<file path="design/flow/run.sh">
#!/bin/bash
# the make line also repeats each setting of config.mk as NAME=value (left out here)
make -C /OpenROAD-flow-scripts/flow DESIGN_CONFIG=/design/flow/config.mk WORK_HOME=/design/flow/orfs CLKGATE_MAP_FILE= finish
</file>
<file path="design/flow/constraint.sdc">
create_clock -name core_clock -period 9.57 [get_ports {clk}]
set_input_delay 1.9140 -clock core_clock [delete_from_list [all_inputs] [get_ports {clk}]]
set_output_delay 1.9140 -clock core_clock [all_outputs]
set_load 0.01 [all_outputs]
</file>
<file path="design/flow/config.mk">
export PLATFORM = sky130hd
export DESIGN_NAME = pixel_generation
export DESIGN_NICKNAME = pixel_generation
export VERILOG_FILES = /design/flow/design.v
export SDC_FILE = /design/flow/constraint.sdc
export NUM_CORES = 4
export LEC_CHECK = 0
export CAP_MARGIN = 15
export CELL_PAD_IN_SITES_DETAIL_PLACEMENT = 1
export CELL_PAD_IN_SITES_GLOBAL_PLACEMENT = 1
export CORE_ASPECT_RATIO = 0.91
export CORE_MARGIN = 2
export CORE_UTILIZATION = 40
export CTS_CLUSTER_DIAMETER = 270
export CTS_CLUSTER_SIZE = 68
export HOLD_SLACK_MARGIN = -0.01
export PLACE_DENSITY_LB_ADDON = 0.13
export SLEW_MARGIN = 20
export TNS_END_PERCENT = 65
</file>
<file path="design/flow/design.v">
`timescale 1ns / 1ps
module pixel_generation(
    input clk,                               
    input reset,                             
    input video_on,                          
    input [9:0] x, y,    
    input KEY_UP, KEY_DOWN, KEY_LEFT, KEY_RIGHT,
    output reg [11:0] rgb                    
    );
    reg [1:0] direction;
    reg [1:0] game_state;
    reg [1:0] lives_rem;
    reg game_result;
    reg [1:0] gs;                            
    reg gr;                                  
    parameter X_MAX = 639;                   
    parameter Y_MAX = 479;                   
    parameter SQ_RGB = 12'h00F;              
    parameter BG_RGB = 12'h000;              
    parameter SQUARE_SIZE = 32;              
    parameter SQUARE_VELOCITY_POS = 1;           
    parameter SQUARE_VELOCITY_NEG = 1;
    parameter RECT_RGB = 12'hFFF;
    parameter FLAG_RGB = 12'hF00;
    parameter FLAG_STICK_RGB = 12'hFF0;
    parameter GAME_OVER_RGB = 12'hF0F;
    parameter GAME_START_RGB = 12'h000;
    parameter START_RGB = 12'hFFF;
    parameter WON_RGB = 12'hFFF;
    parameter LOST_RGB = 12'hFFF;
    parameter LIVES_RGB = 12'hF0F;
    wire refresh_tick;
    assign refresh_tick = ((y == 481) && (x == 0)) ? 1 : 0;
    wire [9:0] sq_x_l, sq_x_r;               
    wire [9:0] sq_y_t, sq_y_b;               
    reg [9:0] sq_x_reg, sq_y_reg;            
    wire [9:0] sq_x_next, sq_y_next;         
    reg [9:0] x_delta_reg, y_delta_reg;      
    reg [9:0] x_delta_next, y_delta_next;    
    always @(posedge clk or posedge reset)
        if(reset) begin
            sq_x_reg <= 0;
            sq_y_reg <= 430;
            x_delta_reg <= SQUARE_VELOCITY_POS;
            y_delta_reg <= SQUARE_VELOCITY_POS;
            direction <= 2'b00;
            game_state <= 2'b00;
            lives_rem <= 2'b11;
            game_result <= 1'b0;
        end
        else begin
            gs = game_state;
            gr = game_result;
            if (gs == 2'b00 && KEY_UP) gs = 2'b01;
            if (gs == 2'b10 && KEY_UP) begin
                gs = 2'b00;
                lives_rem  <= 2'b11;
            end
            if (gs == 2'b01) begin
            if (gs == 2'b01) begin
                if (
                ((direction == 2'b10) &&!((sq_x_reg - x_delta_reg) >= 100 &&(sq_x_reg - x_delta_reg) <= 200 && (sq_y_reg >= 50-31) && (sq_y_reg <= 150)) &&
                            !((sq_x_reg - x_delta_reg) >= 120 && (sq_x_reg - x_delta_reg) <= 140 && (sq_y_reg >= 0) && (sq_y_reg <= 70)) &&
                            !((sq_x_reg - x_delta_reg) >= 240 && (sq_x_reg - x_delta_reg) <= 280 && (sq_y_reg >= 120-31) && (sq_y_reg <= 180)) &&
                            !((sq_x_reg - x_delta_reg) >= 320 && (sq_x_reg - x_delta_reg) <= 340 && (sq_y_reg >= 0) && (sq_y_reg <= 90)) && 
                            !((sq_x_reg - x_delta_reg) >= 470 && (sq_x_reg - x_delta_reg) <= 590 && (sq_y_reg >= 35-31) && (sq_y_reg <= 150)) &&
                            !((sq_x_reg - x_delta_reg) >= 550 && (sq_x_reg - x_delta_reg) <= 640 && (sq_y_reg >= 250-31) && (sq_y_reg <= 270)) &&
                            !((sq_x_reg - x_delta_reg) >= 500 && (sq_x_reg - x_delta_reg) <= 530 && (sq_y_reg >= 320-31) && (sq_y_reg <= 480)) &&
                            !((sq_x_reg - x_delta_reg) >= 140 && (sq_x_reg - x_delta_reg) <= 220 && (sq_y_reg >= 380-31) && (sq_y_reg <= 480)) &&
                            !((sq_x_reg - x_delta_reg) >= 180 && (sq_x_reg - x_delta_reg) <= 280 && (sq_y_reg >= 300-31) && (sq_y_reg <= 320)) &&
                            !((sq_x_reg - x_delta_reg) >= 260 && (sq_x_reg - x_delta_reg) <= 370 && (sq_y_reg >= 230-31) && (sq_y_reg <= 250)) &&
                            !((sq_x_reg - x_delta_reg) >= 60 &&  (sq_x_reg - x_delta_reg) <= 90 &&   (sq_y_reg >= 160-31) && (sq_y_reg <= 180)) &&
                            !((sq_x_reg - x_delta_reg) >= 320 && (sq_x_reg - x_delta_reg) <= 340 && (sq_y_reg >= 280-31) && (sq_y_reg <= 300)) &&
                            !((sq_x_reg - x_delta_reg) >= 420 && (sq_x_reg - x_delta_reg) <= 440 && (sq_y_reg >= 290-31) && (sq_y_reg <= 320)) &&
                            !((sq_x_reg - x_delta_reg) >= 60 && (sq_x_reg - x_delta_reg) <= 140 && (sq_y_reg >= 260-31) && (sq_y_reg <= 290)) &&
                            !((sq_x_reg - x_delta_reg) >= 490 && (sq_x_reg - x_delta_reg) <= 510 && (sq_y_reg >= 180-31) && (sq_y_reg <= 280)) &&
                            !((sq_x_reg - x_delta_reg) >= 490 && (sq_x_reg - x_delta_reg) <= 510 && (sq_y_reg >= 180-31) && (sq_y_reg <= 280)) &&    
                            !((sq_x_reg - x_delta_reg) >= 120 && (sq_x_reg - x_delta_reg) <= 140 && (sq_y_reg >= 270-31) && (sq_y_reg <= 320))) 
                            ||
                   ((direction == 2'b11) &&!((sq_x_reg + x_delta_reg +16 ) >= 100 && (sq_x_reg + x_delta_reg +16) <= 200 && (sq_y_reg >= 50-31) && (sq_y_reg <= 150)) &&
                            !((sq_x_reg + x_delta_reg +16 ) >= 120 && (sq_x_reg + x_delta_reg +16) <= 140 && (sq_y_reg >= 0) && (sq_y_reg <= 70)) &&
                            !((sq_x_reg + x_delta_reg +16 ) >= 240 && (sq_x_reg + x_delta_reg +16) <= 280 && (sq_y_reg >= 120-31) && (sq_y_reg <= 180)) &&
                            !((sq_x_reg + x_delta_reg +16 ) >= 320 && (sq_x_reg + x_delta_reg +16) <= 340 && (sq_y_reg >= 0 ) && (sq_y_reg <= 90)) && 
                            !((sq_x_reg + x_delta_reg +16 ) >= 470 && (sq_x_reg + x_delta_reg +16) <= 590 && (sq_y_reg >= 35-31 ) && (sq_y_reg <= 150)) &&
                            !((sq_x_reg + x_delta_reg +16 ) >= 550 && (sq_x_reg + x_delta_reg +16) <= 640 && (sq_y_reg >= 250-31) && (sq_y_reg <= 270)) &&
                            !((sq_x_reg + x_delta_reg +16 ) >= 500 && (sq_x_reg + x_delta_reg +16) <= 530 && (sq_y_reg >= 320-31) && (sq_y_reg <= 480)) &&
                            !((sq_x_reg + x_delta_reg +16 ) >= 140 && (sq_x_reg + x_delta_reg +16) <= 220 && (sq_y_reg >= 380-31) && (sq_y_reg <= 480)) &&
                            !((sq_x_reg + x_delta_reg +16 ) >= 180 && (sq_x_reg + x_delta_reg +16) <= 280 && (sq_y_reg >= 300-31) && (sq_y_reg <= 320)) &&
                            !((sq_x_reg + x_delta_reg +16 ) >= 260 && (sq_x_reg + x_delta_reg +16) <= 370 && (sq_y_reg >= 230-31) && (sq_y_reg <= 250)) &&
                            !((sq_x_reg + x_delta_reg +16 ) >= 60 &&  (sq_x_reg + x_delta_reg +16) <= 90 &&  (sq_y_reg >= 160-31) && (sq_y_reg <= 180)) &&
                            !((sq_x_reg + x_delta_reg +16 ) >= 320 && (sq_x_reg + x_delta_reg +16) <= 340 && (sq_y_reg >= 280-31) && (sq_y_reg <= 300)) &&
                            !((sq_x_reg + x_delta_reg +16 ) >= 420 && (sq_x_reg + x_delta_reg +16) <= 440 && (sq_y_reg >= 290-31) && (sq_y_reg <= 320)) &&
                            !((sq_x_reg + x_delta_reg +16 ) >= 60 && (sq_x_reg + x_delta_reg +16) <= 140 && (sq_y_reg >= 260-31) && (sq_y_reg <= 290)) &&
                            !((sq_x_reg + x_delta_reg + 16) >= 490 && (sq_x_reg + x_delta_reg+16) <= 510 && (sq_y_reg >= 180-31) && (sq_y_reg <= 280)) &&
                            !((sq_x_reg + x_delta_reg + 16) >= 490 && (sq_x_reg + x_delta_reg+16) <= 510 && (sq_y_reg >= 180-31) && (sq_y_reg <= 280)) &&  
                            !((sq_x_reg + x_delta_reg +16 ) >= 120 && (sq_x_reg + x_delta_reg +16) <= 140 && (sq_y_reg >= 270-31) && (sq_y_reg <= 320)))
                            ||
                  ((direction == 2'b00) &&!((sq_y_reg - y_delta_reg) >= 50 &&  (sq_y_reg - y_delta_reg) <= 150 && (sq_x_reg >= 100-15) && (sq_x_reg <= 200)) &&
                            !((sq_y_reg - y_delta_reg) >= 0 &&   (sq_y_reg - y_delta_reg) <= 70 && (sq_x_reg >= 120-15) && (sq_x_reg <= 140)) &&
                            !((sq_y_reg - y_delta_reg) >= 120 && (sq_y_reg - y_delta_reg) <= 180 && (sq_x_reg >= 220) && (sq_x_reg <= 280)) &&
                            !((sq_y_reg - y_delta_reg) >= 0 &&   (sq_y_reg - y_delta_reg) <= 90 && (sq_x_reg >= 320-15) && (sq_x_reg <= 340))  &&
                            !((sq_y_reg - y_delta_reg) >= 35 &&   (sq_y_reg - y_delta_reg) <= 150 && (sq_x_reg >= 470-15) && (sq_x_reg <= 590)) &&
                            !((sq_y_reg - y_delta_reg) >= 250 && (sq_y_reg - y_delta_reg) <= 270 && (sq_x_reg >= 550-15) && (sq_x_reg <= 640)) && 
                            !((sq_y_reg - y_delta_reg) >= 320 && (sq_y_reg - y_delta_reg) <= 480 && (sq_x_reg >= 500-15) && (sq_x_reg <= 530)) &&
                            !((sq_y_reg - y_delta_reg) >= 380 && (sq_y_reg - y_delta_reg) <= 480 && (sq_x_reg >= 140-15) && (sq_x_reg <= 220)) &&
                            !((sq_y_reg - y_delta_reg) >= 300 && (sq_y_reg - y_delta_reg) <= 320 && (sq_x_reg >= 180-15) && (sq_x_reg <= 280))  &&
                            !((sq_y_reg - y_delta_reg) >= 230 && (sq_y_reg - y_delta_reg) <= 250 && (sq_x_reg >= 260-15) && (sq_x_reg <= 370)) &&
                            !((sq_y_reg - y_delta_reg) >= 160 && (sq_y_reg - y_delta_reg) <= 180 && (sq_x_reg >= 60-15) && (sq_x_reg <= 90)) &&
                            !((sq_y_reg - y_delta_reg) >= 280 && (sq_y_reg - y_delta_reg) <= 300 && (sq_x_reg >= 320-15) && (sq_x_reg <= 340)) &&
                            !((sq_y_reg - y_delta_reg) >= 290 && (sq_y_reg - y_delta_reg) <= 320 && (sq_x_reg >= 420-15) && (sq_x_reg <= 440)) &&
                            !((sq_y_reg - y_delta_reg) >= 260 && (sq_y_reg - y_delta_reg) <= 290 && (sq_x_reg >= 60-15) && (sq_x_reg <= 140)) &&
                            !((sq_y_reg - y_delta_reg) >= 180 &&   (sq_y_reg - y_delta_reg) <= 280 && (sq_x_reg >= 490-15) && (sq_x_reg <= 510)) &&
                            !((sq_y_reg - y_delta_reg) >= 180 &&   (sq_y_reg - y_delta_reg) <= 280 && (sq_x_reg >= 490-15) && (sq_x_reg <= 510)) &&  
                            !((sq_y_reg - y_delta_reg) >= 270 && (sq_y_reg - y_delta_reg) <= 320 && (sq_x_reg >= 120-15) && (sq_x_reg <= 140)))
                            ||
                    ((direction == 2'b01) && !((sq_y_reg + y_delta_reg +32) >= 50 && (sq_y_reg + y_delta_reg +32) <= 150 && (sq_x_reg >= 100-15) && (sq_x_reg <= 200)) &&
                            !((sq_y_reg + y_delta_reg +32) >= 0 && (sq_y_reg + y_delta_reg +32) <= 70 && (sq_x_reg >= 120-15) && (sq_x_reg <= 140)) &&
                            !((sq_y_reg + y_delta_reg +32) >= 120 && (sq_y_reg + y_delta_reg +32) <= 180 && (sq_x_reg >= 220) && (sq_x_reg <= 280)) &&
                            !((sq_y_reg + y_delta_reg +32) >= 0 && (sq_y_reg + y_delta_reg +32) <= 90 && (sq_x_reg >= 320-15) && (sq_x_reg <= 340))  &&
                            !((sq_y_reg + y_delta_reg +32) >= 35 && (sq_y_reg + y_delta_reg +32) <= 150 && (sq_x_reg >= 470-15) && (sq_x_reg <= 590)) &&
                            !((sq_y_reg + y_delta_reg +32) >= 250 && (sq_y_reg + y_delta_reg +32) <= 270 && (sq_x_reg >= 550-15) && (sq_x_reg <= 640)) && 
                            !((sq_y_reg + y_delta_reg +32) >= 320 && (sq_y_reg + y_delta_reg +32) <= 480 && (sq_x_reg >= 500-15) && (sq_x_reg <= 530)) &&
                            !((sq_y_reg + y_delta_reg +32) >= 380 && (sq_y_reg + y_delta_reg +32) <= 480 && (sq_x_reg >= 140-15) && (sq_x_reg <= 220)) &&
                            !((sq_y_reg + y_delta_reg +32) >= 300 && (sq_y_reg + y_delta_reg +32) <= 320 && (sq_x_reg >= 180-15) && (sq_x_reg <= 280))  &&
                            !((sq_y_reg + y_delta_reg +32) >= 230 && (sq_y_reg + y_delta_reg +32) <= 250 && (sq_x_reg >= 260-15) && (sq_x_reg <= 370)) &&
                            !((sq_y_reg + y_delta_reg +32) >= 160 && (sq_y_reg + y_delta_reg +32) <= 180 && (sq_x_reg >= 60-15) && (sq_x_reg <= 90)) &&
                            !((sq_y_reg + y_delta_reg +32) >= 280 && (sq_y_reg + y_delta_reg +32) <= 300 && (sq_x_reg >= 320-15) && (sq_x_reg <= 340)) &&
                            !((sq_y_reg + y_delta_reg +32) >= 290 && (sq_y_reg + y_delta_reg +32) <= 320 && (sq_x_reg >= 420-15) && (sq_x_reg <= 440)) &&
                            !((sq_y_reg + y_delta_reg +32) >= 260 && (sq_y_reg + y_delta_reg +32) <= 290 && (sq_x_reg >= 60-15) && (sq_x_reg <= 140)) &&
                            !((sq_y_reg + y_delta_reg +32) >= 180 && (sq_y_reg + y_delta_reg +32) <= 280 && (sq_x_reg >= 490-15) && (sq_x_reg <= 510)) &&
                            !((sq_y_reg + y_delta_reg +32) >= 180 && (sq_y_reg + y_delta_reg +32) <= 280 && (sq_x_reg >= 490-15) && (sq_x_reg <= 510)) &&  
                            !((sq_y_reg + y_delta_reg +32) >= 270 && (sq_y_reg + y_delta_reg +32) <= 320 && (sq_x_reg >= 120-15) && (sq_x_reg <= 140)))
                ) begin
                    sq_x_reg <= sq_x_next;
                    sq_y_reg <= sq_y_next;
                    x_delta_reg <= x_delta_next;
                    y_delta_reg <= y_delta_next;
                end
                else begin
                    if (lives_rem == 2'b11) lives_rem <= 2'b10; 
                    else if (lives_rem == 2'b10) lives_rem <= 2'b01;
                    else if (lives_rem == 2'b01) lives_rem <= 2'b00;  
                end                                 
                if (KEY_UP) direction <= 2'b00;  
                else if (KEY_DOWN) direction <= 2'b01;  
                else if (KEY_LEFT) direction <= 2'b10;  
                else if (KEY_RIGHT) direction <= 2'b11;  
                if (sq_x_r >= 610 && sq_y_t <= 30) begin
                    gs = 2'b10;
                    gr = 1'b1;
                    sq_x_reg <= 0;
                    sq_y_reg <= 430;
                end
                else if (lives_rem == 2'b00) begin
                    gs = 2'b10;
                    gr = 1'b0;
                    sq_x_reg <= 0;
                    sq_y_reg <= 430;
                end
            end
        end
            game_state <= gs;
            game_result <= gr;
    end
    assign sq_x_l = sq_x_reg;                    
    assign sq_y_t = sq_y_reg;                    
    assign sq_x_r = (sq_x_l + SQUARE_SIZE) - 16;    
    assign sq_y_b = sq_y_t + SQUARE_SIZE - 1;    
    wire sq_on;
    assign sq_on = (sq_x_l <= x) && (x <= sq_x_r) && (sq_y_t <= y) && (y <= sq_y_b) && game_state == 2'b01;
    assign sq_x_next = (refresh_tick) ?
    (sq_x_r >= X_MAX) ? sq_x_reg - x_delta_reg :   
    (sq_x_l <= 0) ? sq_x_reg + x_delta_reg :
    ((direction == 2'b10) &&!((sq_x_reg - x_delta_reg) >= 100 &&(sq_x_reg - x_delta_reg) <= 200 && (sq_y_reg >= 50-31) && (sq_y_reg <= 150)) &&
                            !((sq_x_reg - x_delta_reg) >= 120 && (sq_x_reg - x_delta_reg) <= 140 && (sq_y_reg >= 0) && (sq_y_reg <= 70)) &&
                            !((sq_x_reg - x_delta_reg) >= 240 && (sq_x_reg - x_delta_reg) <= 280 && (sq_y_reg >= 120-31) && (sq_y_reg <= 180)) &&
                            !((sq_x_reg - x_delta_reg) >= 320 && (sq_x_reg - x_delta_reg) <= 340 && (sq_y_reg >= 0) && (sq_y_reg <= 90)) && 
                            !((sq_x_reg - x_delta_reg) >= 490 && (sq_x_reg - x_delta_reg) <= 510 && (sq_y_reg >= 180-31) && (sq_y_reg <= 280)) &&    
                            !((sq_x_reg - x_delta_reg) >= 470 && (sq_x_reg - x_delta_reg) <= 590 && (sq_y_reg >= 35-31) && (sq_y_reg <= 150)) &&
                            !((sq_x_reg - x_delta_reg) >= 550 && (sq_x_reg - x_delta_reg) <= 640 && (sq_y_reg >= 250-31) && (sq_y_reg <= 270)) &&
                            !((sq_x_reg - x_delta_reg) >= 500 && (sq_x_reg - x_delta_reg) <= 530 && (sq_y_reg >= 320-31) && (sq_y_reg <= 480)) &&
                            !((sq_x_reg - x_delta_reg) >= 140 && (sq_x_reg - x_delta_reg) <= 220 && (sq_y_reg >= 380-31) && (sq_y_reg <= 480)) &&
                            !((sq_x_reg - x_delta_reg) >= 180 && (sq_x_reg - x_delta_reg) <= 280 && (sq_y_reg >= 300-31) && (sq_y_reg <= 320)) &&
                            !((sq_x_reg - x_delta_reg) >= 260 && (sq_x_reg - x_delta_reg) <= 370 && (sq_y_reg >= 230-31) && (sq_y_reg <= 250)) &&
                            !((sq_x_reg - x_delta_reg) >= 60 &&  (sq_x_reg - x_delta_reg) <= 90 &&   (sq_y_reg >= 160-31) && (sq_y_reg <= 180)) &&
                            !((sq_x_reg - x_delta_reg) >= 320 && (sq_x_reg - x_delta_reg) <= 340 && (sq_y_reg >= 280-31) && (sq_y_reg <= 300)) &&
                            !((sq_x_reg - x_delta_reg) >= 420 && (sq_x_reg - x_delta_reg) <= 440 && (sq_y_reg >= 290-31) && (sq_y_reg <= 320)) &&
                            !((sq_x_reg - x_delta_reg) >= 60 && (sq_x_reg - x_delta_reg) <= 140 && (sq_y_reg >= 260-31) && (sq_y_reg <= 290)) &&
                            !((sq_x_reg - x_delta_reg) >= 120 && (sq_x_reg - x_delta_reg) <= 140 && (sq_y_reg >= 270-31) && (sq_y_reg <= 320)))
                            ? (sq_x_reg - x_delta_reg) :
    ((direction == 2'b11) &&!((sq_x_reg + x_delta_reg +16 ) >= 100 && (sq_x_reg + x_delta_reg +16) <= 200 && (sq_y_reg >= 50-31) && (sq_y_reg <= 150)) &&
                            !((sq_x_reg + x_delta_reg +16 ) >= 120 && (sq_x_reg + x_delta_reg +16) <= 140 && (sq_y_reg >= 0) && (sq_y_reg <= 70)) &&
                            !((sq_x_reg + x_delta_reg +16 ) >= 240 && (sq_x_reg + x_delta_reg +16) <= 280 && (sq_y_reg >= 120-31) && (sq_y_reg <= 180)) &&
                            !((sq_x_reg + x_delta_reg +16 ) >= 320 && (sq_x_reg + x_delta_reg +16) <= 340 && (sq_y_reg >= 0 ) && (sq_y_reg <= 90)) && 
                            !((sq_x_reg + x_delta_reg + 16) >= 490 && (sq_x_reg + x_delta_reg+16) <= 510 && (sq_y_reg >= 180-31) && (sq_y_reg <= 280)) && 
                            !((sq_x_reg + x_delta_reg +16 ) >= 470 && (sq_x_reg + x_delta_reg +16) <= 590 && (sq_y_reg >= 35-31 ) && (sq_y_reg <= 150)) &&
                            !((sq_x_reg + x_delta_reg +16 ) >= 550 && (sq_x_reg + x_delta_reg +16) <= 640 && (sq_y_reg >= 250-31) && (sq_y_reg <= 270)) &&
                            !((sq_x_reg + x_delta_reg +16 ) >= 500 && (sq_x_reg + x_delta_reg +16) <= 530 && (sq_y_reg >= 320-31) && (sq_y_reg <= 480)) &&
                            !((sq_x_reg + x_delta_reg +16 ) >= 140 && (sq_x_reg + x_delta_reg +16) <= 220 && (sq_y_reg >= 380-31) && (sq_y_reg <= 480)) &&
                            !((sq_x_reg + x_delta_reg +16 ) >= 180 && (sq_x_reg + x_delta_reg +16) <= 280 && (sq_y_reg >= 300-31) && (sq_y_reg <= 320)) &&
                            !((sq_x_reg + x_delta_reg +16 ) >= 260 && (sq_x_reg + x_delta_reg +16) <= 370 && (sq_y_reg >= 230-31) && (sq_y_reg <= 250)) &&
                            !((sq_x_reg + x_delta_reg +16 ) >= 60 &&  (sq_x_reg + x_delta_reg +16) <= 90 &&  (sq_y_reg >= 160-31) && (sq_y_reg <= 180)) &&
                            !((sq_x_reg + x_delta_reg +16 ) >= 320 && (sq_x_reg + x_delta_reg +16) <= 340 && (sq_y_reg >= 280-31) && (sq_y_reg <= 300)) &&
                            !((sq_x_reg + x_delta_reg +16 ) >= 420 && (sq_x_reg + x_delta_reg +16) <= 440 && (sq_y_reg >= 290-31) && (sq_y_reg <= 320)) &&
                            !((sq_x_reg + x_delta_reg +16 ) >= 60 && (sq_x_reg + x_delta_reg +16) <= 140 && (sq_y_reg >= 260-31) && (sq_y_reg <= 290)) &&
                            !((sq_x_reg + x_delta_reg +16 ) >= 120 && (sq_x_reg + x_delta_reg +16) <= 140 && (sq_y_reg >= 270-31) && (sq_y_reg <= 320)))
                            ? (sq_x_reg + x_delta_reg) : sq_x_reg :
    sq_x_reg;
assign sq_y_next = (refresh_tick) ?
    (sq_y_t <= 0) ? sq_y_reg + y_delta_reg :     
    (sq_y_b >= Y_MAX) ? sq_y_reg - y_delta_reg :
    ((direction == 2'b00) &&!((sq_y_reg - y_delta_reg) >= 50 &&  (sq_y_reg - y_delta_reg) <= 150 && (sq_x_reg >= 100-15) && (sq_x_reg <= 200)) &&
                            !((sq_y_reg - y_delta_reg) >= 0 &&   (sq_y_reg - y_delta_reg) <= 70 && (sq_x_reg >= 120-15) && (sq_x_reg <= 140)) &&
                            !((sq_y_reg - y_delta_reg) >= 120 && (sq_y_reg - y_delta_reg) <= 180 && (sq_x_reg >= 220) && (sq_x_reg <= 280)) &&
                            !((sq_y_reg - y_delta_reg) >= 0 &&   (sq_y_reg - y_delta_reg) <= 90 && (sq_x_reg >= 320-15) && (sq_x_reg <= 340))  &&
                            !((sq_y_reg - y_delta_reg) >= 180 &&   (sq_y_reg - y_delta_reg) <= 280 && (sq_x_reg >= 490-15) && (sq_x_reg <= 510)) &&
                            !((sq_y_reg - y_delta_reg) >= 35 &&   (sq_y_reg - y_delta_reg) <= 150 && (sq_x_reg >= 470-15) && (sq_x_reg <= 590)) &&
                            !((sq_y_reg - y_delta_reg) >= 250 && (sq_y_reg - y_delta_reg) <= 270 && (sq_x_reg >= 550-15) && (sq_x_reg <= 640)) && 
                            !((sq_y_reg - y_delta_reg) >= 320 && (sq_y_reg - y_delta_reg) <= 480 && (sq_x_reg >= 500-15) && (sq_x_reg <= 530)) &&
                            !((sq_y_reg - y_delta_reg) >= 380 && (sq_y_reg - y_delta_reg) <= 480 && (sq_x_reg >= 140-15) && (sq_x_reg <= 220)) &&
                            !((sq_y_reg - y_delta_reg) >= 300 && (sq_y_reg - y_delta_reg) <= 320 && (sq_x_reg >= 180-15) && (sq_x_reg <= 280))  &&
                            !((sq_y_reg - y_delta_reg) >= 230 && (sq_y_reg - y_delta_reg) <= 250 && (sq_x_reg >= 260-15) && (sq_x_reg <= 370)) &&
                            !((sq_y_reg - y_delta_reg) >= 160 && (sq_y_reg - y_delta_reg) <= 180 && (sq_x_reg >= 60-15) && (sq_x_reg <= 90)) &&
                            !((sq_y_reg - y_delta_reg) >= 280 && (sq_y_reg - y_delta_reg) <= 300 && (sq_x_reg >= 320-15) && (sq_x_reg <= 340)) &&
                            !((sq_y_reg - y_delta_reg) >= 290 && (sq_y_reg - y_delta_reg) <= 320 && (sq_x_reg >= 420-15) && (sq_x_reg <= 440)) &&
                            !((sq_y_reg - y_delta_reg) >= 260 && (sq_y_reg - y_delta_reg) <= 290 && (sq_x_reg >= 60-15) && (sq_x_reg <= 140)) &&
                            !((sq_y_reg - y_delta_reg) >= 270 && (sq_y_reg - y_delta_reg) <= 320 && (sq_x_reg >= 120-15) && (sq_x_reg <= 140)))
                            ? (sq_y_reg - y_delta_reg) :
    ((direction == 2'b01) && !((sq_y_reg + y_delta_reg +32) >= 50 && (sq_y_reg + y_delta_reg +32) <= 150 && (sq_x_reg >= 100-15) && (sq_x_reg <= 200)) &&
                            !((sq_y_reg + y_delta_reg +32) >= 0 && (sq_y_reg + y_delta_reg +32) <= 70 && (sq_x_reg >= 120-15) && (sq_x_reg <= 140)) &&
                            !((sq_y_reg + y_delta_reg +32) >= 120 && (sq_y_reg + y_delta_reg +32) <= 180 && (sq_x_reg >= 220) && (sq_x_reg <= 280)) &&
                            !((sq_y_reg + y_delta_reg +32) >= 0 && (sq_y_reg + y_delta_reg +32) <= 90 && (sq_x_reg >= 320-15) && (sq_x_reg <= 340))  &&
                            !((sq_y_reg + y_delta_reg +32) >= 35 && (sq_y_reg + y_delta_reg +32) <= 150 && (sq_x_reg >= 470-15) && (sq_x_reg <= 590)) &&
                            !((sq_y_reg + y_delta_reg +32) >= 180 && (sq_y_reg + y_delta_reg +32) <= 280 && (sq_x_reg >= 490-15) && (sq_x_reg <= 510)) &&
                            !((sq_y_reg + y_delta_reg +32) >= 250 && (sq_y_reg + y_delta_reg +32) <= 270 && (sq_x_reg >= 550-15) && (sq_x_reg <= 640)) && 
                            !((sq_y_reg + y_delta_reg +32) >= 320 && (sq_y_reg + y_delta_reg +32) <= 480 && (sq_x_reg >= 500-15) && (sq_x_reg <= 530)) &&
                            !((sq_y_reg + y_delta_reg +32) >= 380 && (sq_y_reg + y_delta_reg +32) <= 480 && (sq_x_reg >= 140-15) && (sq_x_reg <= 220)) &&
                            !((sq_y_reg + y_delta_reg +32) >= 300 && (sq_y_reg + y_delta_reg +32) <= 320 && (sq_x_reg >= 180-15) && (sq_x_reg <= 280))  &&
                            !((sq_y_reg + y_delta_reg +32) >= 230 && (sq_y_reg + y_delta_reg +32) <= 250 && (sq_x_reg >= 260-15) && (sq_x_reg <= 370)) &&
                            !((sq_y_reg + y_delta_reg +32) >= 160 && (sq_y_reg + y_delta_reg +32) <= 180 && (sq_x_reg >= 60-15) && (sq_x_reg <= 90)) &&
                            !((sq_y_reg + y_delta_reg +32) >= 280 && (sq_y_reg + y_delta_reg +32) <= 300 && (sq_x_reg >= 320-15) && (sq_x_reg <= 340)) &&
                            !((sq_y_reg + y_delta_reg +32) >= 290 && (sq_y_reg + y_delta_reg +32) <= 320 && (sq_x_reg >= 420-15) && (sq_x_reg <= 440)) &&
                            !((sq_y_reg + y_delta_reg +32) >= 260 && (sq_y_reg + y_delta_reg +32) <= 290 && (sq_x_reg >= 60-15) && (sq_x_reg <= 140)) &&
                            !((sq_y_reg + y_delta_reg +32) >= 270 && (sq_y_reg + y_delta_reg +32) <= 320 && (sq_x_reg >= 120-15) && (sq_x_reg <= 140)))
                            ? (sq_y_reg + y_delta_reg) : sq_y_reg:
    sq_y_reg;
    always @* begin
        x_delta_next = x_delta_reg;
        y_delta_next = y_delta_reg;
       if(sq_y_t < 1)                               
           y_delta_next = 1;                        
       else if(sq_x_r >= X_MAX)                    
           x_delta_next = 1;                        
       else if (sq_x_r >= 300) 
           x_delta_next = 2;
    end
    wire rect_on;
    assign rect_on = ((x >= 100 && x <= 200) && (y >= 50 && y <= 150) ||
               (x >= 120 && x <= 140) && (y >= 0 && y <= 70) ||
               (x >= 240 && x <= 280) && (y >= 120 && y <= 180) ||
               (x >= 320 && x <= 340) && (y >= 0 && y <= 90) ||
               (x >= 490 && x <=510) &&  (y>= 180 && y <=280) ||      
               (x >= 470 && x <= 590) && (y >= 35 && y <= 150) ||
               (x >= 550 && x <= 640) && (y >= 250 && y <= 270) ||
               (x >= 500 && x <= 530) && (y >= 320 && y <= 480) ||
               (x >= 140 && x <= 220) && (y >= 380 && y <= 480) ||
               (x >= 180 && x <= 280) && (y >= 300 && y <= 320) ||
               (x >= 260 && x <= 370) && (y >= 230 && y <= 250) ||
               (x >= 60 && x <= 90) && (y >= 160 && y <= 180) ||
               (x >= 320 && x <= 340) && (y >= 280 && y <= 300) ||
               (x >= 420 && x <= 440) && (y >= 290 && y <= 320) ||
               (x >= 60 && x <= 140) && (y >= 260 && y <= 290) ||
               (x >= 120 && x <= 140) && (y >= 270 && y <= 320)) && (game_state == 2'b01);
    wire flag_on;
    assign flag_on = ((x >= 610 && x <= 630) && (y >= 0 && y <= 30) && (game_state == 2'b01));
    wire flag_stick_on;
    assign flag_stick_on = ((x >= 630 && x <= 635) && (y >= 0 && y <= 50) && (game_state == 2'b01));
    wire s_on;
    assign s_on = ((x >= 100 && x <= 140) && (y >= 200 && y <= 220) ||   
                   (x >= 100 && x <= 120) && (y >= 220 && y <= 240) ||   
                   (x >= 100 && x <= 140) && (y >= 240 && y <= 260) ||   
                   (x >= 120 && x <= 140) && (y >= 260 && y <= 280) ||   
                   (x >= 100 && x <= 140) && (y >= 280 && y <= 300)) && game_state == 2'b00;    
    wire t_on;
    assign t_on = ((x >= 160 && x <= 200) && (y >= 200 && y <= 220) ||   
                   (x >= 175 && x <= 185) && (y >= 200 && y <= 300)) && game_state == 2'b00;
    wire a_on;
    assign a_on = ((x >= 220 && x <= 240) && (y >= 200 && y <= 300) ||   
                   (x >= 240 && x <= 260) && (y >= 200 && y <= 220) ||   
                   (x >= 240 && x <= 260) && (y >= 240 && y <= 260) ||   
                   (x >= 260 && x <= 280) && (y >= 200 && y <= 300)) && game_state == 2'b00;    
    wire r_on;
    assign r_on =((x >= 300 && x <= 315) && (y >= 200 && y <= 250) ||   
                   (x >= 315 && x <= 325) && (y >= 200 && y <= 215) ||   
                   (x >= 325 && x <= 340) && (y >= 200 && y <= 250) ||
                   (x >= 315 && x <= 325) && (y >= 225 && y <= 250) ||
                   (x >= 300 && x <= 320) && (y >= 250 && y <= 300) ||
                   (x >= 335 && x <= 345) && (y >= 250 && y <= 290)) && game_state == 2'b00;  
    wire t2_on;
    assign t2_on = ((x >= 360 && x <= 400) && (y >= 200 && y <= 220) ||   
                    (x >= 375 && x <= 385) && (y >= 220 && y <= 300)) && game_state == 2'b00;    
    wire won_on;
     assign won_on = (
    ((x >= 290) && (x <= 300) && (y >= 210) && (y <= 260)) ||
    ((x >= 310) && (x <= 320) && (y >= 220) && (y <= 260)) ||
    ((x >= 330) && (x <= 340) && (y >= 210) && (y <= 260)) ||
    ((x >= 300) && (x <= 310) && (y >= 250) && (y <= 260)) ||
    ((x >= 320) && (x <= 330) && (y >= 250) && (y <= 260)) ||
    ((x >= 360) && (x <= 370) && (y >= 210) && (y <= 260)) ||
    ((x >= 380) && (x <= 390) && (y >= 210) && (y <= 260)) ||
    ((x >= 370) && (x <= 380) && (y >= 210) && (y <= 220)) ||
    ((x >= 370) && (x <= 380) && (y >= 250) && (y <= 260)) ||
    ((x >= 410) && (x <= 420) && (y >= 210) && (y <= 260)) ||
    ((x >= 430) && (x <= 440) && (y >= 210) && (y <= 260)) ||
    ((x >= 420) && (x <= 430) && (y >= 210) && (y <= 220))
) && (game_state == 2'b10) && (game_result == 1'b1);
    wire loss_on;
    assign loss_on =  (
    ((x >= 280) && (x <= 290) && (y >= 200) && (y <= 240)) ||
    ((x >= 290) && (x <= 320) && (y >= 230) && (y <= 240)) ||
    ((x >= 330) && (x <= 340) && (y >= 200) && (y <= 240)) ||
    ((x >= 360) && (x <= 370) && (y >= 200) && (y <= 240)) ||
    ((x >= 340) && (x <= 360) && (y >= 200) && (y <= 210)) ||
    ((x >= 340) && (x <= 360) && (y >= 230) && (y <= 240)) ||
    ((x >= 390) && (x <= 420) && (y >= 200) && (y <= 210)) ||
    ((x >= 390) && (x <= 400) && (y >= 210) && (y <= 220)) ||
    ((x >= 390) && (x <= 420) && (y >= 220) && (y <= 230)) ||
    ((x >= 410) && (x <= 420) && (y >= 230) && (y <= 240)) ||
    ((x >= 390) && (x <= 420) && (y >= 240) && (y <= 250)) ||
    ((x >= 440) && (x <= 470) && (y >= 200) && (y <= 210)) ||
    ((x >= 450) && (x <= 460) && (y >= 210) && (y <= 240)))
 && (game_state == 2'b10) && (game_result == 1'b0);
    wire three_on;
    assign three_on = (
    ((x >= 535) && (x <= 600) && (y >= 400) && (y <= 420)) ||
    ((x >= 535) && (x <= 600) && (y >= 440) && (y <= 460)) ||
    ((x >= 535) && (x <= 600) && (y >= 480) && (y <= 500)) ||
    ((x >= 535) && (x <= 600) && (y >= 520) && (y <= 540)) && game_state == 2'b01 && lives_rem == 2'b11);
    wire two_on;
    assign two_on = (
    ((x >= 5) && (x <= 15) && (y >= 5) && (y <= 10)) ||
    ((x >= 12) && (x <= 15) && (y >= 10) && (y <= 17)) ||
    ((x >= 5) && (x <= 12) && (y >= 15) && (y <= 17)) ||
    ((x >= 5) && (x <= 8) && (y >= 17) && (y <= 24)) ||
    ((x >= 5) && (x <= 15) && (y >= 24) && (y <= 34)) && game_state == 2'b01 && lives_rem == 2'b10
) ;
    wire one_on;
    assign one_on = (((x >= 5) && (x <= 10) && (y >= 5) && (y <= 25))
    && game_state == 2'b01 && lives_rem == 2'b01
    ); 
    always @*
        if (~video_on)
            rgb = 12'h000;           
        else if (sq_on)
            rgb = SQ_RGB;            
        else if (rect_on)
            rgb = RECT_RGB;          
        else if (flag_on)
            rgb = FLAG_RGB;
        else if (flag_stick_on)
            rgb = FLAG_STICK_RGB;
        else if (s_on && game_state == 2'b00)
            rgb = 12'hF00;           
        else if (t_on && game_state == 2'b00)
            rgb = 12'h0F0;           
        else if (a_on && game_state == 2'b00)
            rgb = 12'h00F;           
        else if (r_on && game_state == 2'b00)
            rgb = 12'h0F0;        
        else if (t2_on && game_state == 2'b00)
            rgb = 12'hF00;           
        else if (won_on && game_state == 2'b10 && game_result == 1'b1)
            rgb = 12'h000;
        else if (loss_on && game_state == 2'b10 && game_result == 1'b0)
            rgb = 12'h000;
        else if (!loss_on && !won_on && game_state == 2'b10)  
            rgb = GAME_OVER_RGB;     
        else
            rgb = BG_RGB;          
endmodule
</file>
==> results of run 1 <==
[final cells by class]
cell class                 instances  area [sq um]  area share (%)
clock buffer                       5           125            1.02
multi-input combinational       1531          9890            80.4
inverter                          65           244            1.98
tap                              366           458            3.72
antenna                            1          2.50          0.0203
clock inverter                     3          68.8           0.559
timing repair buffer              74           651            5.29
sequential                        34           863            7.02
[metal layers]
metal  GRT usage [%]  vias to the layer above
met3            12.1                      122
met4            8.70                        4
met5               0                        -
met2            55.6                     1025
met1            56.6                     7694
li1                -                     6741
==> notes.org, run 1 <==
#+TITLE: Physical design notes

** Run status
- The run finished with no timing, DRC or antenna violations.

** Synthesis
- The post-synth count of flops with an enable pin is 0.
- The synthesis stats list as the most numerous cell nor2_1.
- Mux cell area share after synthesis :: 2.06%
- After synthesis, the largest area contributor takes up under 10% of total cell area.
- The warning tally printed by Yosys for this design is 1.
- The area recorded from the Yosys report for this design is ~12000 sq um.
- The most used flip-flop cell after synthesis is dfrtp_1.
- Mapped Area :: 11700 sq um
- Xor and xnor area share after synthesis :: between 3 and 4%
- Avg Inst Size Synth :: around 6.6 sq um
- Async set or reset register ratio after synthesis :: roughly 100%
- Synth top cells by count :: nor2_1 (166), nand2_1 (144), a21oi_1 (141), o21ai_0 (132), clkbuf_1 (82)
- Summing the areas of all and, or, nand and nor instances in the mapped netlist gives between 30% and 40% of the synthesized area.
- Top non-seq family :: AND-OR/OR-AND gates
- Top cells by area, synth :: a21oi_1 (6.1%), ha_1 (5.9%), o21ai_0 (5.7%)
- Adder share :: 6.24%
- Of the synthesized area, sequential elements account for around 7.4%.
- Registers, synthesis :: 34
- The synthesized instance count is 1779.
- The gate-level netlist out of Yosys references 105 unique cell types.
- Per the synthesis report, the dominant area consumer among library cells is a21oi_1.
- Per the post-synthesis report, the nets total 1863.
- Aoi/oai-family share of the synthesized area :: approximately two fifths
- Yosys cell count :: about 1800

** Route
- Nets still carrying antenna violations after routing amount to 0.
- In the routed layout, each cell is associated on average with a via count of 7.50.
- DRT Pass-1 Iters :: 5
- The detailed router used layers up to and including met5.
- TritonRoute reported its final design rule violation total as 0.
- In the final routing, the length of wire on met1 measures 27.4 mm.
- In the post-route report, total wirelength is listed as about 60 mm.
- The script logs the mean routed wire length per placed instance as ~30 microns.
- Met3 WL post-DR :: 7.47 mm
- Routed via count :: ~16000
- Per the log, the first TritonRoute iteration ended with a DRC count of between 2000 and 2500.
- The routed design uses 25.5 mm of met2 wire.

** Critical path
- According to the timing report, the critical path is captured at rgb[9].
- STA classifies the critical path endpoint as a primary output.
- According to the timing report, the arrival time at the worst endpoint equals ~7.0 ns.
- On the worst path, the slowest cell contributes a delay of 0.90 ns.
- The worst setup path is of the in2out kind.
- Per STA, the startpoint of the critical path is x[2].
- The report shows a maximum critical-path fanout of 19.
- Required time worst endpoint :: 7.66 ns
- For reference, the critical path cell chain is clkdlybuf4s50_1 -> inv_1 -> nor2_1 -> o21ai_0 -> a31oi_1 -> o41ai_1 -> a21oi_1 -> nor3_1 -> or4_1 -> a21oi_1 -> o211ai_1 -> a31oi_1 -> clkdlybuf4s50_1.
- Looking at the reg2reg group, the worst path ends at x_delta_reg[0]$_DFFE_PP1P_.
- Across all register-to-register paths, the minimum setup slack is around 3.5 ns.
- Among all stages on the critical path, the largest delay is contributed by clkdlybuf4s50_1.
- Origin of the critical flop-to-flop path :: sq_x_reg[0]$_DFFE_PP0P_
- Walking the critical path from launch to capture passes 13 cell instances.
- The worst setup path is launched from a primary input.
- The number of buffers and inverters on the critical path is 3.
- Grouping stages by cell kind, the critical path spends the most delay in AND-OR/OR-AND gates.
- The worst register-to-register path depth is 12.

** Min path
- Path type of the worst min-delay path :: reg2reg
- The worst hold path passes through 2 cells.
- In the hold report, the worst path ends at lives_rem[2]$_DFF_PP0_.
- The worst hold path begins at lives_rem[0]$_DFF_PP1_.

** Final timing
- Peak clock frequency supported by timing :: around 0.11 GHz
- Max Slew Vio Count :: 0
- Hold timing on the final database bottoms out at a slack of about 0.51 ns.
- Unrepaired setup endpoints after global routing :: no
- Slew HR :: between 20% and 30%
- Number of setup violations in the final report :: 0
- Setup TNS Final :: 0 ns
- Once routing completed, OpenROAD measured the worst setup slack at slightly below 0.7 ns.
- The final timing report lists a hold violation count of 0.
- Part of the cycle the worst path needs :: between 90 and 100%
- For the final database, setup skew stands at between 0.005 and 0.006 ns.
- The pin closest to its max-slew limit shows a slew of approximately 1.1 ns.
- Final worst path period need :: slightly below 9 ns

** Clock network
- Number of instances resized during post-cts repair :: 0
- Post-CTS timing repair inserted 0 buffers for setup.
- TritonCTS built the clock tree.
- CTS saw 34 sinks.
- Looking at the clock tree report, the maximum root-to-sink buffer count equals 2.
- Clock Latency Late Sink :: roughly 0.29 ns
- CTS H-tree lvls :: 2
- CTS buffer count :: 5
- Per the post-CTS timing run, clock transition at the registers of the reported paths is 0.06 ns.
- After clock tree synthesis, the flow added hold-fix buffers numbering 0.
- Master cell of the clock root buffer :: clkbuf_16

** Global routing
- Global router's overall resource usage :: about two fifths
- Maximum number of pins on one net before global-route repair :: roughly 50
- Number of antenna violations at the first check in global routing :: 2
- The via count of the first global-routing pass was ~15000.
- The first global-routing pass estimated 92.7 mm of wire.
- GRT overflow :: 0

** Cells and area
- Per the run report, area growth between synthesis and finish was 5.53%.
- The final report gives the standard cell area, fillers excluded, as 12300 sq um.
- Number of standard cells in the layout, taps in and fillers out :: slightly above 2000
- The final layout report lists a filler cell count of about 3800.
- At the end of the flow the core is filled with cells to between 40 and 50%.
- For this run, the post-layout net count is about 1800.

** Die
- The core region is between 20000 and 30000 sq um.
- The overall die size recorded for this design is ~30000 sq um.
- According to the floorplan report, the die width is roughly 180 microns.
- 39 I/O pins were placed.
- The report lists the number of standard-cell rows as 59.
- The die is approximately 170 microns tall.
- Initial core utilization :: slightly above 40%

** Place
- Per the post-place timing report, worst setup slack is 1.05 ns.
- Summed over all nets, the half-perimeter wirelength after detailed placement is 46.9 mm.
- Per the detailed placement report, the placed cell area equals around 12000 sq um.
- The placement summary gives the final routability congestion estimate as 0.985.
- As logged by OpenROAD, the buffers inserted on ports number 38.
- Total instance count after detailed placement :: between 2000 and 2500

** Job
- Count of max-cap constraint violations :: 0
- OpenROAD warning count :: roughly 43
==> run 2, diff against run 1 <==
CAP_MARGIN = 20   (was 15)
CELL_PAD_IN_SITES_DETAIL_PLACEMENT = unset   (was 1)
CELL_PAD_IN_SITES_GLOBAL_PLACEMENT = unset   (was 1)
CORE_ASPECT_RATIO = unset   (was 0.91)
CORE_UTILIZATION = 17   (was 40)
CTS_CLUSTER_DIAMETER = unset   (was 270)
CTS_CLUSTER_SIZE = unset   (was 68)
HOLD_SLACK_MARGIN = unset   (was -0.01)
PLACE_DENSITY_LB_ADDON = unset   (was 0.13)
TNS_END_PERCENT = unset   (was 65)
clock period = 12.9 ns   (was 9.57 ns; I/O delays follow)
==> run 2 against run 1 <==
Still clean on timing, DRC and antenna. Die size up 130%. Non-clock buffer count fell by 3. Final cell count is 25% higher. Worst setup slack better by 2.5 ns. Area after synthesis unchanged.
==> notes.org, run 2 <==
#+TITLE: Physical design notes

** Global routing
- First-pass GRT wire length :: 84.7 mm (-8.7%)
- The total track usage came to 14.8% (-24 points).
- Number of antenna violations at the first check in global routing :: 0 (-2)
- GRT overflow :: 0 (unchanged)
- Via count of the first global-routing pass :: 13870 (-6.0%)
- Maximum number of pins on one net before global-route repair :: 59 (+18%)

** Critical path
- Required time worst endpoint :: 10.32 ns (+2.66 ns)
- Listed in order, past its start point the critical path passes clkdlybuf4s50_1 -> nor3_1 -> a21oi_1 -> a21oi_1 -> a21boi_0 -> o31a_1 -> or4_1 -> a21oi_1 -> nand4_1 -> a41oi_1 -> clkdlybuf4s50_1.
- Maximum fanout count along the critical path :: 19 (unchanged)
- The worst register-to-register path ends at x_delta_reg[0]$_DFFE_PP1P_.
- Depth of the most critical reg-to-reg path :: 13 (+1)
- Origin of the critical flop-to-flop path :: sq_x_reg[0]$_DFFE_PP0P_
- Worst-path cell with the longest stage delay :: nor3_1
- Startpoint class of the critical path :: primary input
- Worst path arrival time :: 7.16 ns (+0.20 ns)
- Tracing the worst setup path back leads to its startpoint at x[6].
- Among cell families on the critical path, the largest total delay comes from simple AND/OR/NAND/NOR gates.
- Stage delay of the slowest cell on the critical path :: 1.16 ns (+0.26 ns)
- Worst Setup End Kind :: primary output
- Crit. path cell count :: 11 (-2)
- The most critical setup path has its endpoint at rgb[2].
- Crit path buf inv count :: 2 (-1)
- The worst setup path is of the in2out kind.
- Cell mode on critical path :: a21oi_1

** Synthesis
- The share of the synthesized area in the top cell type is 6.05% (unchanged).
- Adder share :: 6.24% (unchanged)
- Area leader, netlist :: a21oi_1
- The average cell area after synthesis came to 6.56 sq um (unchanged).
- The compound-cell area share of the yosys netlist is 40.6% (unchanged).
- Synth top cells by count :: nor2_1 (166), nand2_1 (144), a21oi_1 (141), o21ai_0 (132), clkbuf_1 (82)
- By area the synthesized netlist is led by a21oi_1 (6.1%), ha_1 (5.9%), o21ai_0 (5.7%).
- Yosys shows that the main logic family after synthesis is AND-OR/OR-AND gates.
- Yosys simple share :: 32.7% (unchanged)
- Synthesis area per yosys :: 11700 sq um (unchanged)
- Mux cell area share after synthesis :: 2.06% (unchanged)
- Most repeated cell in the gate-level netlist after synthesis :: nor2_1
- The area fraction in xor and xnor cells came to 3.22% (unchanged).
- The async set-reset flop share out of synthesis was 100% (unchanged).
- Post-synth seq share :: 7.40% (unchanged)
- The number of synthesis warnings was 1 (unchanged).
- Mapped Area :: 11700 sq um (unchanged)
- Number of flops mapped to enable cells by yosys :: 0 (unchanged)
- The number of library cell types mapped by synthesis was 105 (unchanged).
- The synthesized netlist net count is 1863 (unchanged).
- The cell total in the yosys stat output was 1779 (unchanged).
- Syn Inst Count :: 1779 (unchanged)
- Registers, synthesis :: 34 (unchanged)
- Most used flip-flop cell after synthesis :: dfrtp_1

** Route
- # diodes :: 0 (-1)
- The remaining design rule violation count came to 0 (unchanged).
- The final wirelength was 54.8 mm (-11%).
- The via total after detailed routing is 15303 (-1.8%).
- Drt via density :: 5.91 (-21%)
- The count of antenna-violating nets left after detailed routing was 0 (unchanged).
- The first-pass detailed-route iteration total is 8 (+3).
- Detailed Route Iter0 Violations :: 2998 (+33%)
- The routed wire length per instance was 21.1 microns (-29%).

** Min path
- In the hold report, the worst path ends at lives_rem[2]$_DFF_PP0_.
- For the worst min-delay path, the startpoint reported by OpenROAD is lives_rem[0]$_DFF_PP1_.
- The cell depth of the worst min-delay path was 2 (unchanged).
- Path type of the worst min-delay path :: reg2reg

** Place
- HPWL after detailed placement :: 41.0 mm (-13%)
- The count of input and output buffers was 38 (unchanged).
- The post-detailed-placement cell area is 12700 sq um (+5.1%).
- Total instance count after detailed placement :: 2583 (+25%)
- The final weighted congestion in routability-driven placement came to 1.02 (+3.5%).

** Clock network
- CTS placed an instance of clkbuf_16 at the clock tree root.
- The number of CTS-inserted buffers came to 5 (unchanged).
- CTS H-tree lvls :: 2 (unchanged)
- CTS tree :: built
- Clock sink count :: 34 (unchanged)
- Number of instances resized during post-cts repair :: 0 (unchanged)
- Number of hold buffers added after cts :: 0 (unchanged)
- Clock Latency Late Sink :: 0.29 ns (about the same)
- The count of buffers added by post-CTS timing repair for setup came to 0 (unchanged).
- Clock-pin slew on the worst setup and hold paths :: 0.05 ns (about the same)
- The number of buffers on the longest clock path is 2 (unchanged).

** Final timing
- Setup TNS Final :: 0 ns (unchanged)
- The final cycle utilization of the critical path came to 75.5% (-17 points).
- Max Slew Vio Count :: 0 (unchanged)
- The count of endpoints failing hold in the final timing report is 0 (unchanged).
- The slew of the pin with the lowest slew margin was 1.23 ns (+0.160 ns).
- Final worst path period need :: 9.74 ns
- Per the timing report, the achievable frequency comes out to 0.103 GHz.
- Unrepaired setup endpoints after global routing :: no
- The number of endpoints failing setup at the final stage is 0 (unchanged).
- Max Clock Skew :: 0.00582 ns (+0.000150 ns)
- The normalized max-slew margin came to 17.1% (-11 points).
- Worst slack on hold paths :: 0.496 ns (-0.0139 ns)

** Die
- The overall die width was 266 microns (+45%).
- Site row count :: 96 (+63%)
- Initial core utilization :: 17.1% (-24 points)
- The die area is 70700 sq um (+130%).
- The die outline height came to 266 microns (+59%).
- The number of top-level pins is 39 (unchanged).
- Core Area :: 68200 sq um (+140%)

** Cells and area
- Filler cell count in the final layout :: 7768 (+110%)
- The area of all placed cells without fillers was 12900 sq um (+4.8%).
- The final cell count without fillers came to 2591 (+25%).
- Flop area :: 863 sq um (unchanged)
- The flow measured a signed area growth from synthesis to layout of 10.6%.
- Final-stage net count :: 1792 (-0.17%)
- The combined area of the multi-input logic cells was 9890 sq um (unchanged).

** Job
- The tool warning count is 43 (unchanged).
- The count of maximum capacitance violations came to 0 (unchanged).

** Run status
- Outcome :: timing/DRC/antenna clean
[run 2: layout make-up]
cell class | count | area share (%)
Sequential cell | 34 | 6.69
Timing Repair Buffer | 71 | 4.87
Inverter | 65 | 1.89
Clock inverter | 2 | 0.291
Multi-Input combinational cell | 1531 | 76.7
Clock buffer | 6 | 0.999
Tap cell | 882 | 8.55
[run 2: layer usage]
layer	GRT usage [%]	part of all wire (%)
met1	21.3	42
met5	0	0
met3	2.92	13
met4	4.51	3.8
met2	22.1	41
[run 2: through the flow]
stage	utilization, %	setup WS, ns
final	18.9	3.16
after global routing	18.9	2.91
after CTS	18.9	3.28
after detailed placement	18.7	3.31
after global placement	18.7	3.32
after floorplan	-	4.74
==> run 3, diff against run 2 <==
CAP_MARGIN = 15   (was 20)
CELL_PAD_IN_SITES_GLOBAL_PLACEMENT = 2   (was unset)
CORE_ASPECT_RATIO = 1.12   (was unset)
CORE_UTILIZATION = 29   (was 17)
GPL_ROUTABILITY_DRIVEN = 1   (was unset)
MIN_ROUTING_LAYER = met2   (was unset)
PLACE_DENSITY_LB_ADDON = 0.13   (was unset)
SETUP_SLACK_MARGIN = -0.37   (was unset)
clock period = 5.47 ns   (was 12.9 ns; I/O delays follow)
==> run 3 against run 2 <==
The layout now fails its checks (negative setup slack). Utilization rose by 18 points. Critical path depth is 4 higher. Flip-flop count unchanged. Synthesized cell count did not move. Non-clock buffer count grew 276. Worst setup slack lost 3.4 ns. Sequential share of layout area shrank 0.86 points. Area after synthesis unchanged. Largest cell class unchanged.
==> notes.org, run 3 <==
#+TITLE: Physical design notes

** Min path
- In this run the most critical hold path is launched from lives_rem[0]$_DFF_PP1_.
- Cells on Worst Hold Path :: 2 (unchanged)
- Hold Crit Endpoint :: lives_rem[2]$_DFF_PP0_
- Path type of the worst min-delay path :: reg2reg

** Synthesis
- Yosys instantiated no cell more often than nor2_1.
- Synthesis area per yosys :: 11700 sq um (unchanged)
- Number of flops mapped to enable cells by yosys :: 0 (unchanged)
- Mapped Area :: 11700 sq um (unchanged)
- Async set or reset register ratio after synthesis :: 100% (unchanged)
- The area fraction in xor and xnor cells came to 3.22% (unchanged).
- Yosys attributes the largest share of cell area to a21oi_1 (6.1%), ha_1 (5.9%), o21ai_0 (5.7%).
- The average cell area after synthesis was 6.56 sq um (unchanged).
- Post-synthesis cell type count :: 105 (unchanged)
- The gate count after technology mapping was 1779 (unchanged).
- Number of nets at floorplan :: 1863 (unchanged)
- Mux cell area share after synthesis :: 2.06% (unchanged)
- The compound-cell area share of the yosys netlist was 40.6% (unchanged).
- Most used flip-flop cell after synthesis :: dfrtp_1
- After synthesis, the most frequently instantiated cells are nor2_1 (166), nand2_1 (144), a21oi_1 (141), o21ai_0 (132), clkbuf_1 (82).
- Registers, synthesis :: 34 (unchanged)
- The cell total in the yosys stat output came to 1779 (unchanged).
- Top area contributor share :: 6.05% (unchanged)
- In the synthesized netlist, the dominant kind of combinational cell is AND-OR/OR-AND gates.
- Tally of yosys warning messages :: 1 (unchanged)
- The adder-cell share of the synthesized area was 6.24% (unchanged).
- Yosys simple share :: 32.7% (unchanged)
- The sequential-to-total area share from yosys stat was 7.40% (unchanged).
- Area leader, netlist :: a21oi_1

** Global routing
- Met2 Resource Use GR :: 57.9% (+36 points)
- The global routing usage on met1 was 0% (-21 points).
- First-pass GRT wire length :: 104 mm (+22%)
- The global router reports that the layer with the highest usage is met3.
- GRT overflow :: 0 (unchanged)
- The total track usage is 48.8% (+34 points).
- Via count of the first global-routing pass :: 24279 (+75%)
- Number of antenna violations at the first check in global routing :: 0 (unchanged)
- The pin count of the biggest net entering global routing came to 46 (-22%).
- Met3 global-route usage :: 61.1% (+58 points)

** Final timing
- The number of endpoints failing setup at the final stage is 10 (+10).
- The normalized max-slew margin came to 26.7% (+9.6 points).
- The count of endpoints failing hold in the final timing report is 0 (unchanged).
- Counting I/O delays and the setup requirement, the final critical path takes 5.73 ns.
- The minimum setup slack in the final design came to -0.260 ns (-3.41 ns).
- The setup clock skew after layout was 0.00699 ns (+0.00117 ns).
- The highest clock rate this design can be run at is about 0.17 GHz.
- Max Slew Vio Count :: 0 (unchanged)
- Part of the cycle the worst path needs :: 105% (+29 points)
- Unrepaired setup endpoints after global routing :: yes
- Worst-margin pin slew :: 1.10 ns (-0.134 ns)

** Clock network
- The clock slew seen by the registers of the worst setup and hold paths came to 0.07 ns (+0.02 ns).
- The count of hold buffers inserted by post-cts repair is 0 (unchanged).
- Number of buffers on the longest clock path :: 2 (unchanged)
- CTS buffer count :: 5 (unchanged)
- Clock Latency Late Sink :: 0.29 ns (about the same)
- Master cell of the clock root buffer :: clkbuf_16
- CTS H-tree lvls :: 2 (unchanged)
- CTS tree :: built
- Clock sink count :: 34 (unchanged)

** Run status
- The run did not pass the layout checks because of negative setup slack.
- The flow ran to the end, but the layout failed its checks.

** Route
- Detailed Route Iter0 Violations :: 6662 (+120%)
- The via total after detailed routing is 22515 (+47%).
- Wire per inst :: 28.4 microns (+34%)
- The average via count per standard cell came to 9.00 (+52%).
- DRT Pass-1 Iters :: 22 (+14)
- DRC viols :: 0 (unchanged)
- WL final :: 71.1 mm (+30%)
- Post-route antenna net violation count :: 0 (unchanged)

** Place
- Tally of buffers added on design ports :: 38 (unchanged)
- Dpl cell area :: 14400 sq um (+13%)
- The final weighted congestion in routability-driven placement was 1.09 (+7.0%).
- The detailed placement HPWL is 54.0 mm (+32%).
- The number of placed instances, taps included was 2490 (-3.6%).

** Critical path
- STA classifies the critical path startpoint as a primary input.
- The arrival time at the worst endpoint came to 4.64 ns (-2.52 ns).
- The number of logic stages on the critical path including buffering was 15 (+4).
- RR Endpoint :: sq_x_reg[3]$_DFFE_PP0P_
- Capturing instance or port of the critical path :: rgb[11]
- STA classifies the critical path endpoint as a primary output.
- Required time worst endpoint :: 4.38 ns (-5.94 ns)
- Top cell family by delay on the critical path :: AND-OR/OR-AND gates
- Maximum fanout count along the critical path :: 15 (-4)
- The depth of the worst register-to-register path was 14 (+1).
- CP startpoint :: y[3]
- The worst register-to-register path begins at sq_x_reg[5]$_DFFE_PP0P_.
- Worst-path cell with the longest stage delay :: or4_1
- The number of buffer and inverter instances along the worst setup path was 4 (+2).
- Sequence of cells on the critical path :: clkdlybuf4s50_1 -> buf_6 -> nor3_1 -> o21a_1 -> o21a_1 -> a21oi_2 -> o221ai_1 -> a22oi_1 -> a21oi_1 -> or4_1 -> a21oi_2 -> o211ai_1 -> a31oi_1 -> buf_4 -> clkdlybuf4s50_1
- The maximum cell stage delay along the critical path was 0.53 ns (-0.63 ns).
- For reference, the most critical setup path is categorized as in2out.

** Die
- The core utilization at floorplan is 29.5% (+12 points).
- Chip Width :: 193 microns (-27%)
- Site row count :: 77 (-20%)
- The die area is 41800 sq um (-41%).
- The number of top-level pins came to 39 (unchanged).
- Core Area :: 39600 sq um (-42%)
- Die H :: 216 microns (-19%)

** Cells and area
- Between the synthesized netlist and the finished layout, the area growth was recorded as 26.9%.
- The net count of the finished layout is 2068 (+15%).
- The final cell count without fillers is 2501 (-3.5%).
- Filler cell count in the final layout :: 4294 (-45%)
- Total non-filler cell area in the finished layout :: 14800 sq um (+15%)

** Job
- The count of maximum capacitance violations is 0 (unchanged).
- The tool warning count came to 44 (+2.3%).
run 3: area by class of cell:
cell class	instances	area [sq um]	area share (%)
Tap cell	513	642	4.34
Antenna cell	3	7.51	0.0507
Clock inverter	3	68.8	0.465
Multi-Input combinational cell	1531	10100	68.1
Inverter	65	244	1.65
Clock buffer	5	125	0.846
Sequential cell	34	863	5.83
Timing Repair Buffer	347	2780	18.8
run 3: through the flow:
step | util, % | TNS (ns) | setup slack (ns) | hold WS (ns)
6_report | 37.4 | -2.01 | -0.260 | 0.509
5_1_grt | 37.3 | -3.65 | -0.456 | 0.563
4_1_cts | 36.9 | -4.19 | -0.366 | 0.512
3_3_place_gp | 36.3 | -5.78 | -0.491 | 0.490
3_5_place_dp | 36.3 | -5.59 | -0.518 | 0.504
2_1_floorplan | - | 0 | 0.0161 | 0.460
run 3: repair_timing:
action | CTS | global route
endpoints found under the setup margin | 12 | 12
pin swaps | 0 | 1
gates resized | 7 | 49
buffers inserted | 0 | 1
run 3: per-layer routing:
layer | share of wire, % | wire length (microns)
met5 | 1.5 | 1040
met4 | 15 | 10900
met3 | 39 | 27900
met2 | 44 | 31200
met1 | 0 | 0
